==> flow/design.v (excerpt) <==
module alu_design #(parameter W = 8)(
    input clk, rst, mode, ce, cin,
    input [1:0] inp_valid,
    input [7:0] opa, opb,
    input [3:0] cmd,
    output reg err, ov, cout, g, l, e,
    output reg [15:0] res
);
parameter INV_INP = 2'b00, OPA_VALID = 2'b01, OPB_VALID = 2'b10, OPA_AND_OPB_VALID = 2'b11;
reg [7:0] opa_p, opb_p;
reg [3:0] cmd_p;
reg [1:0] valid_p;
reg mode_p, cin_p;
reg [15:0] res_p;
reg cout_p, ov_p, g_p, l_p, e_p, err_p;
always @(posedge clk or posedge rst) begin
    if (rst) begin
        opa_p <= 0;
        opb_p <= 0;
        cmd_p <= 0;
        valid_p <= 0;
        cin_p <= 0;
        mode_p <= 0;
    end else if (ce) begin
        opa_p <= opa;
        opb_p <= opb;
        cmd_p <= cmd;
        valid_p <= inp_valid;
        cin_p <= cin;
        mode_p <= mode;
    end
end
always @(*) begin
    res_p = 0;
    err_p = 0;
    cout_p = 0;
    ov_p = 0;
    g_p = 0;
    l_p = 0;
    e_p = 0;
    if (ce) begin
        if (mode_p == 1) begin
            case (valid_p)
                INV_INP: begin
                    res_p = 0;
                    err_p = 1;
                end
                OPA_VALID: begin
                    case (cmd_p)
                        4'b0100: begin
                            res_p = opa_p + 1;
                            cout_p = res_p[8];
                        end
                        4'b0101: begin
                            res_p = opa_p - 1;
                            ov_p = res_p[8];
                        end
                        default: err_p = 1;
                    endcase
                end
                OPB_VALID: begin
                    case (cmd_p)
                        4'b0110: begin
                            res_p = opb_p + 1;
                            cout_p = res_p[8];
                        end
                        4'b0111: begin
                            res_p = opb_p - 1;
                            ov_p = res_p[8];
                        end
                        default: err_p = 1;
                    endcase
                end
  ...
Settings: LEC_CHECK=0, CAP_MARGIN=10, CORE_ASPECT_RATIO=1.5, CORE_MARGIN=2, CORE_UTILIZATION=65, CTS_CLUSTER_DIAMETER=49, CTS_CLUSTER_SIZE=80, GPL_TIMING_DRIVEN=1, MAX_ROUTING_LAYER=met5, MIN_ROUTING_LAYER=met1, PLACE_DENSITY_LB_ADDON=0.04, SETUP_SLACK_MARGIN=0.3, SLEW_MARGIN=20; clock period 5.45 ns.
run.sh (not shown) runs the stock make flow with config.mk's settings and CLKGATE_MAP_FILE=.
The first run completed and failed the layout checks on setup timing.
Then changed:
==> flow/config.mk (replaced) <==
export PLATFORM = sky130hd
export DESIGN_NAME = alu_design
export DESIGN_NICKNAME = alu_design
export VERILOG_FILES = /design/flow/design.v
export SDC_FILE = /design/flow/constraint.sdc
export NUM_CORES = 4
export LEC_CHECK = 0
export CAP_MARGIN = 5
export CELL_PAD_IN_SITES_DETAIL_PLACEMENT = 2
export CORE_ASPECT_RATIO = 0.53
export CORE_MARGIN = 2
export CORE_UTILIZATION = 56
export CTS_CLUSTER_DIAMETER = 188
export CTS_CLUSTER_SIZE = 80
export GPL_TIMING_DRIVEN = 1
export MAX_ROUTING_LAYER = met4
export MIN_ROUTING_LAYER = met2
export PLACE_DENSITY = 0.46
export SETUP_SLACK_MARGIN = 0.3
export SLEW_MARGIN = 15
export TNS_END_PERCENT = 60
Outcome: Now the flow died in 3_5_place_dp; synthesized area is unchanged; die size rose by 16%; synthesized cell count is unchanged.
Then changed:
==> flow/config.mk (replaced) <==
export PLATFORM = sky130hd
export DESIGN_NAME = alu_design
export DESIGN_NICKNAME = alu_design
export VERILOG_FILES = /design/flow/design.v
export SDC_FILE = /design/flow/constraint.sdc
export NUM_CORES = 4
export LEC_CHECK = 0
export CAP_MARGIN = 40
export CORE_ASPECT_RATIO = 0.5
export CORE_MARGIN = 7
export CORE_UTILIZATION = 59
export CTS_CLUSTER_DIAMETER = 238
export CTS_CLUSTER_SIZE = 98
export GPL_TIMING_DRIVEN = 1
export HOLD_SLACK_MARGIN = 0.3
export MAX_ROUTING_LAYER = met5
export MIN_ROUTING_LAYER = met1
export PLACE_DENSITY = 0.35
export SLEW_MARGIN = 20
export TNS_END_PERCENT = 15
The new run finished but failed the layout checks on setup timing.
Die area goes up by roughly a tenth.
Area after synthesis stays the same.
Synthesized cell count is unchanged.
Then changed:
==> flow/config.mk (replaced) <==
export PLATFORM = sky130hd
export DESIGN_NAME = alu_design
export DESIGN_NICKNAME = alu_design
export VERILOG_FILES = /design/flow/design.v
export SDC_FILE = /design/flow/constraint.sdc
export NUM_CORES = 4
export LEC_CHECK = 0
export CAP_MARGIN = 20
export CORE_MARGIN = 2
export CORE_UTILIZATION = 68
export SLEW_MARGIN = 20
==> flow/constraint.sdc (replaced) <==
create_clock -name core_clock -period 6.49 [get_ports {clk}]
set_input_delay 1.2980 -clock core_clock [delete_from_list [all_inputs] [get_ports {clk}]]
set_output_delay 1.2980 -clock core_clock [all_outputs]
set_load 0.01 [all_outputs]
- With this change the flow ran to the end with no violations
- utilization goes up by 4.0 points
- sequential cell count stays the same
- total power went down by 35%
- register-to-register slack is better by 0.48 ns
- routed wire length went down by 16%
- setup slack gets better by 0.48 ns
Then changed:
--- a/flow/config.mk
+++ b/flow/config.mk
@@ -7,5 +7,8 @@
 export LEC_CHECK = 0
-export CAP_MARGIN = 20
+export CAP_MARGIN = 0
 export CORE_MARGIN = 2
-export CORE_UTILIZATION = 68
+export CORE_UTILIZATION = 72
+export CTS_CLUSTER_DIAMETER = 105
+export PLACE_DENSITY = 0.36
+export SETUP_SLACK_MARGIN = 1.16
 export SLEW_MARGIN = 20
==> flow/constraint.sdc (replaced) <==
create_clock -name core_clock -period 5.83 [get_ports {clk}]
set_input_delay 1.1660 -clock core_clock [delete_from_list [all_inputs] [get_ports {clk}]]
set_output_delay 1.1660 -clock core_clock [all_outputs]
set_load 0.01 [all_outputs]
Result:
- This time the run failed in 5_1_grt on GRT-0232
- synthesized cell count does not change
- synthesized area does not change
- die area falls by a few percent
Then changed:
--- a/flow/config.mk
+++ b/flow/config.mk
@@ -11,4 +11,4 @@
 export CTS_CLUSTER_DIAMETER = 105
-export PLACE_DENSITY = 0.36
-export SETUP_SLACK_MARGIN = 1.16
+export PLACE_DENSITY = 0.67
+export SETUP_SLACK_MARGIN = -0.42
 export SLEW_MARGIN = 20
What happened:
- The new run produced a layout that fails on setup timing
- synthesized cell count stays the same
- synthesized area is unchanged
- die area stays the same
No activity file was given, so power comes from the tool's default toggle rates.
